==> exp/nickel: inputs <==
## lc4_core
module lc4_core
   (input  wire        clk,
    input  wire        rst,
    output wire [15:0] o_cur_pc,
    input  wire [15:0] i_cur_insn,
    output wire [15:0] o_dmem_addr,
    input  wire [15:0] i_cur_dmem_data,
    output wire        o_dmem_we,
    output wire [15:0] o_dmem_towrite,
    output wire [1:0]  test_stall,
    output wire [15:0] test_cur_pc,
    output wire [15:0] test_cur_insn,
    output wire        test_regfile_we,
    output wire [2:0]  test_regfile_wsel,
    output wire [15:0] test_regfile_data,
    output wire        test_nzp_we,
    output wire [2:0]  test_nzp_new_bits,
    output wire        test_dmem_we,
    output wire [15:0] test_dmem_addr,
    output wire [15:0] test_dmem_data
    );
Settings: LEC_CHECK=0, ABC_AREA=1, CAP_MARGIN=20, CELL_PAD_IN_SITES_GLOBAL_PLACEMENT=1, CORE_MARGIN=8, CORE_UTILIZATION=27, CTS_CLUSTER_DIAMETER=23, CTS_CLUSTER_SIZE=11, GPL_ROUTABILITY_DRIVEN=1, GPL_TIMING_DRIVEN=1, PLACE_DENSITY_LB_ADDON=0.06, SETUP_SLACK_MARGIN=0.01, SLEW_MARGIN=15, TNS_END_PERCENT=65; clock period 39.7 ns.
run.sh (not shown) runs the stock make flow with config.mk's settings and CLKGATE_MAP_FILE=.
==> exp/willow (differences from exp/nickel) <==
- ABC_AREA: 1 -> default
- CELL_PAD_IN_SITES_GLOBAL_PLACEMENT: 1 -> default
- CORE_MARGIN: 8 -> 2
- CORE_UTILIZATION: 27 -> 68
- CTS_CLUSTER_DIAMETER: 23 -> default
- CTS_CLUSTER_SIZE: 11 -> 34
- GPL_ROUTABILITY_DRIVEN: 1 -> default
- GPL_TIMING_DRIVEN: 1 -> default
- PLACE_DENSITY_LB_ADDON: 0.06 -> default
- SETUP_SLACK_MARGIN: 0.01 -> 4.94
- SLEW_MARGIN: 15 -> 20
- TNS_END_PERCENT: 65 -> default
==> flow/constraint.sdc (replaced) <==
create_clock -name core_clock -period 36.5 [get_ports {clk}]
set_input_delay 7.3000 -clock core_clock [delete_from_list [all_inputs] [get_ports {clk}]]
set_output_delay 7.3000 -clock core_clock [all_outputs]
set_load 0.01 [all_outputs]
==> exp/indigo (differences from exp/nickel) <==
- ABC_AREA: 1 -> default
- CELL_PAD_IN_SITES_GLOBAL_PLACEMENT: 1 -> default
- CORE_MARGIN: 8 -> 2
- CORE_UTILIZATION: 27 -> 58
- CTS_CLUSTER_DIAMETER: 23 -> default
- CTS_CLUSTER_SIZE: 11 -> default
- GPL_ROUTABILITY_DRIVEN: 1 -> default
- GPL_TIMING_DRIVEN: 1 -> default
- PLACE_DENSITY_LB_ADDON: 0.06 -> default
- SETUP_SLACK_MARGIN: 0.01 -> 5.0
- SLEW_MARGIN: 15 -> 20
- TNS_END_PERCENT: 65 -> default
==> flow/constraint.sdc (replaced) <==
create_clock -name core_clock -period 31.8 [get_ports {clk}]
set_input_delay 6.3600 -clock core_clock [delete_from_list [all_inputs] [get_ports {clk}]]
set_output_delay 6.3600 -clock core_clock [all_outputs]
set_load 0.01 [all_outputs]
==> exp/ember (differences from exp/nickel) <==
- CELL_PAD_IN_SITES_GLOBAL_PLACEMENT: 1 -> default
- CORE_MARGIN: 8 -> 2
- CORE_UTILIZATION: 27 -> 57
- CTS_CLUSTER_DIAMETER: 23 -> default
- CTS_CLUSTER_SIZE: 11 -> 98
- HOLD_SLACK_MARGIN: default -> 0.28
- PLACE_DENSITY: default -> 0.47
- PLACE_DENSITY_LB_ADDON: 0.06 -> default
- SETUP_SLACK_MARGIN: 0.01 -> -0.98
- SLEW_MARGIN: 15 -> 20
- TNS_END_PERCENT: 65 -> default
==> flow/constraint.sdc (replaced) <==
create_clock -name core_clock -period 21.7 [get_ports {clk}]
set_input_delay 4.3400 -clock core_clock [delete_from_list [all_inputs] [get_ports {clk}]]
set_output_delay 4.3400 -clock core_clock [all_outputs]
set_load 0.01 [all_outputs]
==> run summary <==
Fail Reasons: setup timing
fillcell total: 4,809
outcome: complete, but fails checks
Max-area cell class: multi-input combinational cells
vias in the first global route: 50,900
Flops: 515
CP Launch Type: flop
FF/Latch Area: 10,300 um^2
highest routed layer: met5
Final setup viols: 38
first-pass GRT wire length: 280,000 um
setup slack after layout: -11,680 ps
Source of the figures above: exp/ember

==> run summary <==
outcome: finished clean
Hold Crit Endpoint: proc.select_pc_plus_one_reg_M.state$_SDFF_PP0_
Antenna Diode Count: 2
fillcell total: 17,300
dominant cell type by area after synthesis: dfxtp_1
FF/Latch Area: 10,300 um^2
Placement Setup Slack: -651 ps
Flops: 515
CP Launch Type: flop
highest routed layer: met4
first-pass GRT wire length: 296,000 um
comb area leader: simple AND/OR/NAND/NOR gates
setup slack after layout: 4030 ps
Max-area cell class: multi-input combinational cells
Final setup viols: 0
Hold Startpoint: proc.select_pc_plus_one_reg_X.state$_SDFF_PP0_
vias in the first global route: 44,200
Source of the figures above: exp/nickel

==> run summary <==
outcome: complete, but fails checks
highest routed layer: met5
fillcell total: 4,998
post-route cell area: 63,300 um^2
vias in the first global route: 54,900
Fail Reasons: setup timing
first-pass GRT wire length: 333,000 um
Max-area cell class: multi-input combinational cells
Final setup viols: 38
Flops: 515
setup slack after layout: -2360 ps
logic share of the area: 56.9%
Source of the figures above: exp/indigo

==> run summary <==
outcome: aborted with a tool error
failing step: global routing (5_1_grt)
Run Error: [ERROR GRT-0232] Routing congestion too high. Check the congestion heatmap in the GUI.
comb area leader: AND-OR/OR-AND gates
Ys Warns: 10
DP Area: 49,500 um^2
M2 GR Usage: 97.2%
Yosys Instances: 6,209
GRT overflow: 502
Mapped Avg Cell Area: 7.41 um^2
count of standard-cell rows: 95
Mux area share: 3.20%
AND-OR/OR-AND Cells, Area Fraction: 25.1%
Cell Type Count: 105
io pins: 174
dominant cell type by area after synthesis: dfxtp_1
Total GRT Usage: 85.7%
EDFF count, synth: 0
Post-CTS Setup Inserts: 240
Source of the figures above: exp/willow



==> trial 16: inputs <==
Starting RTL as in the previous note.
==> flow/config.mk <==
export PLATFORM = sky130hd
export DESIGN_NAME = lc4_core
export DESIGN_NICKNAME = lc4_core
export VERILOG_FILES = /design/flow/design.v
export SDC_FILE = /design/flow/constraint.sdc
export NUM_CORES = 4
export LEC_CHECK = 0
export ABC_AREA = 1
export CAP_MARGIN = 20
export CORE_ASPECT_RATIO = 0.5
export CORE_MARGIN = 2
export CORE_UTILIZATION = 72
export CTS_CLUSTER_DIAMETER = 375
export CTS_CLUSTER_SIZE = 97
export PLACE_DENSITY = 0.37
export SETUP_SLACK_MARGIN = -1.93
export SLEW_MARGIN = 20
export TNS_END_PERCENT = 5
==> flow/constraint.sdc <==
create_clock -name core_clock -period 21.6 [get_ports {clk}]
set_input_delay 4.3200 -clock core_clock [delete_from_list [all_inputs] [get_ports {clk}]]
set_output_delay 4.3200 -clock core_clock [all_outputs]
set_load 0.01 [all_outputs]
==> trial 86 (differences from trial 16) <==
Settings changed: CORE_ASPECT_RATIO 0.5 to default, CORE_UTILIZATION 72 to 57, CTS_CLUSTER_DIAMETER 375 to default, CTS_CLUSTER_SIZE 97 to 98, GPL_ROUTABILITY_DRIVEN from default to 1, GPL_TIMING_DRIVEN from default to 1, PLACE_DENSITY 0.37 to 0.54, SETUP_SLACK_MARGIN -1.93 to 5.0.
==> flow/constraint.sdc (replaced) <==
create_clock -name core_clock -period 34.6 [get_ports {clk}]
set_input_delay 6.9200 -clock core_clock [delete_from_list [all_inputs] [get_ports {clk}]]
set_output_delay 6.9200 -clock core_clock [all_outputs]
set_load 0.01 [all_outputs]
==> build 36 (differences from trial 16) <==
Settings changed: CORE_ASPECT_RATIO 0.5 to default, CORE_UTILIZATION 72 to 58, CTS_CLUSTER_DIAMETER 375 to 262, CTS_CLUSTER_SIZE 97 to default, PLACE_DENSITY 0.37 to default, SETUP_SLACK_MARGIN -1.93 to 5.0.
==> flow/constraint.sdc (replaced) <==
create_clock -name core_clock -period 25.6 [get_ports {clk}]
set_input_delay 5.1200 -clock core_clock [delete_from_list [all_inputs] [get_ports {clk}]]
set_output_delay 5.1200 -clock core_clock [all_outputs]
set_load 0.01 [all_outputs]
==> summary of the runs <==
Trial 16 ended with an error in global routing (5_1_grt) (GRT-0232). Trial 86 passed the timing, DRC and antenna checks. Build 36 finished but fails on negative setup slack. Of trial 86 and build 36, build 36 has the higher final cell count (gap 6.0%, measured against build 36). Between trial 86 and build 36, the lower via count is in trial 86 (gap 1.4%, measured against build 36). Setup slack: trial 86 is better than build 36 (7.3 ns). In trial 86 the clock skew is higher than in build 36, by 0.015 ns. In build 36 the register-to-register slack is lower than in trial 86, by 7.3 ns. Area after synthesis is the same in trial 16 and trial 86.


==> inputs of job 3612 <==
lc4_core again, from the RTL that the note above started with.
export LEC_CHECK = 0
export ABC_AREA = 1
export CAP_MARGIN = 20
export CELL_PAD_IN_SITES_DETAIL_PLACEMENT = 1
export CELL_PAD_IN_SITES_GLOBAL_PLACEMENT = 3
export CORE_MARGIN = 8
export CORE_UTILIZATION = 45
export CTS_CLUSTER_DIAMETER = 195
export GPL_ROUTABILITY_DRIVEN = 0
export GPL_TIMING_DRIVEN = 0
export HOLD_SLACK_MARGIN = 0.14
export MAX_ROUTING_LAYER = met4
export MIN_ROUTING_LAYER = met2
export PLACE_DENSITY = 0.38
export SETUP_SLACK_MARGIN = 5.0
export SLEW_MARGIN = 20
export TNS_END_PERCENT = 90
create_clock -name core_clock -period 57.2 [get_ports {clk}]
==> inputs of job 5035, as changes to job 3612 <==
==> flow/config.mk (replaced) <==
export PLATFORM = sky130hd
export DESIGN_NAME = lc4_core
export DESIGN_NICKNAME = lc4_core
export VERILOG_FILES = /design/flow/design.v
export SDC_FILE = /design/flow/constraint.sdc
export NUM_CORES = 4
export LEC_CHECK = 0
export CAP_MARGIN = 20
export CORE_MARGIN = 2
export CORE_UTILIZATION = 66
export MAX_ROUTING_LAYER = met4
export SLEW_MARGIN = 20
export TNS_END_PERCENT = 5
==> flow/constraint.sdc (replaced) <==
create_clock -name core_clock -period 26.9 [get_ports {clk}]
set_input_delay 5.3800 -clock core_clock [delete_from_list [all_inputs] [get_ports {clk}]]
set_output_delay 5.3800 -clock core_clock [all_outputs]
set_load 0.01 [all_outputs]
==> results <==
metric                                                                    job 5035              job 3612
Syn Area/Cell                                                             7.41 um2              6.71 um2
Outcome                                                             did not finish        did not finish
Last stage reached                                                         5_1_grt  3_1_place_gp_skip_io
Share of synthesized cell area in and-or and or-and compound cells           0.251                 0.214
Core region area                                                         68800 um2             94400 um2
Area share of fa/ha/maj cells after synthesis                                0.152                 0.164
Proportion of netlist area held by the largest area contributor              0.224                 0.242
Floorplan die height                                                        268 um                324 um
Post-Synth XOR/XNOR Area                                                    0.0448                0.0351
Cells in synth_stat.txt                                                       6209                  6351
Chip area from the yosys synthesis statistics                            46000 um2             42600 um2
Starting utilization of the core area                                        0.669                 0.451
Mapped Area                                                              46000 um2             42600 um2
AND/OR/NAND/NOR Cells, Area Fraction                                         0.236                 0.229
Standard-cell rows                                                              96                   113


==> wip/indigo <==
lc4_core again, from the RTL that the note above started with.
clock: 21.6 ns
lec_check: 0
abc_area: 1
cap_margin: 20
core_aspect_ratio: 0.5
core_margin: 2
core_utilization: 72
cts_cluster_diameter: 375
cts_cluster_size: 97
place_density: 0.37
setup_slack_margin: 4.5
slew_margin: 20
tns_end_percent: 5
==> wip/delta: changes against wip/indigo <==
- ABC_AREA: 1 -> default
- CORE_ASPECT_RATIO: 0.5 -> default
- CORE_UTILIZATION: 72 -> 15
- CTS_CLUSTER_DIAMETER: 375 -> default
- CTS_CLUSTER_SIZE: 97 -> default
- PLACE_DENSITY: 0.37 -> default
- SETUP_SLACK_MARGIN: 4.5 -> default
- TNS_END_PERCENT: 5 -> default
==> flow/constraint.sdc (replaced) <==
create_clock -name core_clock -period 39.0 [get_ports {clk}]
set_input_delay 7.8000 -clock core_clock [delete_from_list [all_inputs] [get_ports {clk}]]
set_output_delay 7.8000 -clock core_clock [all_outputs]
set_load 0.01 [all_outputs]
==> wip/amber: changes against wip/indigo <==
- ABC_AREA: 1 -> default
- CORE_ASPECT_RATIO: 0.5 -> default
- CORE_UTILIZATION: 72 -> 66
- CTS_CLUSTER_DIAMETER: 375 -> default
- CTS_CLUSTER_SIZE: 97 -> default
- MAX_ROUTING_LAYER: default -> met4
- PLACE_DENSITY: 0.37 -> default
- SETUP_SLACK_MARGIN: 4.5 -> 5.0
- TNS_END_PERCENT: 5 -> default
==> flow/constraint.sdc (replaced) <==
create_clock -name core_clock -period 37.0 [get_ports {clk}]
set_input_delay 7.4000 -clock core_clock [delete_from_list [all_inputs] [get_ports {clk}]]
set_output_delay 7.4000 -clock core_clock [all_outputs]
set_load 0.01 [all_outputs]
==> run_results.csv <==
group,metric,value,unit
synth,aoi_share,25.1,%
cts,cts_setup_buffers,243,
place,post-place-ws,-947,ps
synth,syn_inst,6209,
global_route,grt-ovfl-total,7,
floorplan,rows,96,
run_status,outcome,"aborted with a tool error",
place,dpl.hpwl,137000,microns
synth,top_cells_by_area,"dfxtp_1 22%, ha_1 11%, nand2_1 7.4%",
run_status,tool.error,"[ERROR GRT-0232] Routing congestion too high. Check the congestion heatmap in the GUI.",
run_status,stop_stage,"global routing (5_1_grt)",
synth,yosysCellCount,6209,
synth,seq_area_frac_synth,22.4,%
the above is filed under wip/amber

==> run_results.csv <==
group,metric,value,unit
place,dpl.hpwl,124000,microns
synth,aoi_share,21.4,%
place,post-place-ws,-10600,ps
synth,top_cells_by_area,"dfxtp_1 24%, ha_1 11%, nand2_1 10%",
floorplan,rows,62,
synth,seq_area_frac_synth,24.2,%
global_route,grt-ovfl-total,138,
run_status,outcome,"aborted with a tool error",
run_status,stop_stage,"global routing (5_1_grt)",
synth,syn_inst,6351,
run_status,tool.error,"[ERROR GRT-0232] Routing congestion too high. Check the congestion heatmap in the GUI.",
the above is filed under wip/indigo

==> run_results.csv <==
group,metric,value,unit
run_status,outcome,"complete, no violations",
place,dpl.hpwl,157000,microns
synth,xor_share,4.48,%
synth,syn_inst,6209,
place,post-place-ws,403,ps
synth,top_cells_by_area,"dfxtp_1 22%, ha_1 11%, nand2_1 7.4%",
global_route,grt-ovfl-total,0,
synth,yosysCellCount,6209,
route,met1Wirelength,89200,microns
the above is filed under wip/delta



==> inputs of run a <==
lc4_core again, from the RTL that the note above started with.
export LEC_CHECK = 0
export ABC_AREA = 0
export CAP_MARGIN = 30
export CELL_PAD_IN_SITES_GLOBAL_PLACEMENT = 1
export CORE_MARGIN = 8
export CORE_UTILIZATION = 46
export CTS_CLUSTER_DIAMETER = 23
export CTS_CLUSTER_SIZE = 11
export GPL_ROUTABILITY_DRIVEN = 1
export GPL_TIMING_DRIVEN = 1
export PLACE_DENSITY_LB_ADDON = 0.06
export SETUP_SLACK_MARGIN = 0.01
export SLEW_MARGIN = 15
export TNS_END_PERCENT = 65
create_clock -name core_clock -period 39.7 [get_ports {clk}]
==> inputs of run b, as changes to run a <==
ABC_AREA = not set   (was 0)
CAP_MARGIN = 20   (was 30)
CELL_PAD_IN_SITES_GLOBAL_PLACEMENT = not set   (was 1)
CORE_MARGIN = 2   (was 8)
CORE_UTILIZATION = 27   (was 46)
GPL_ROUTABILITY_DRIVEN = 0   (was 1)
PLACE_DENSITY = 0.54   (was not set)
PLACE_DENSITY_LB_ADDON = not set   (was 0.06)
SETUP_SLACK_MARGIN = not set   (was 0.01)
SLEW_MARGIN = 20   (was 15)
TNS_END_PERCENT = not set   (was 65)
==> flow/constraint.sdc (replaced) <==
create_clock -name core_clock -period 56.4 [get_ports {clk}]
set_input_delay 11.2800 -clock core_clock [delete_from_list [all_inputs] [get_ports {clk}]]
set_output_delay 11.2800 -clock core_clock [all_outputs]
set_load 0.01 [all_outputs]
==> reports/qor_table.md <==
| Result | Value |
|---|---|
| Status | finished clean |
| Height of the chip | 417 µm |
| Cell at the slowest stage of the critical path | o31ai_1 |
| Met2 wire length | 86.2 mm |
| Aggregate routed wire length | 200 mm |
| Total placed cells including tap cells | 8357 |
| Reg2reg path depth | 145 |
[end of results for run b]
==> reports/qor_table.md <==
| Result | Value |
|---|---|
| Status | finished clean |
| Synthesized instance count | 6209 |
| Reg2reg path depth | 157 |
| Total placed cells including tap cells | 7506 |
| Buffers plus inverters on the worst setup path | 13 |
| Summed area of non-filler cells in the final layout | 0.0540 mm² |
| Area taken by flip-flops and latches | 0.0103 mm² |
| Most area-hungry cell type in the Yosys netlist | dfxtp_1 |
| Beginning of the worst register-to-register path | proc.alu_result_reg_M.state[13]$_SDFF_PP0_ |
| Cell at the slowest stage of the critical path | or4_1 |
| Height of the chip | 332 µm |
| Met2 wire length | 91.4 mm |
| Aggregate routed wire length | 211 mm |
| Fraction of the mapped netlist area in compound gates | 25.1% |
[end of results for run a]
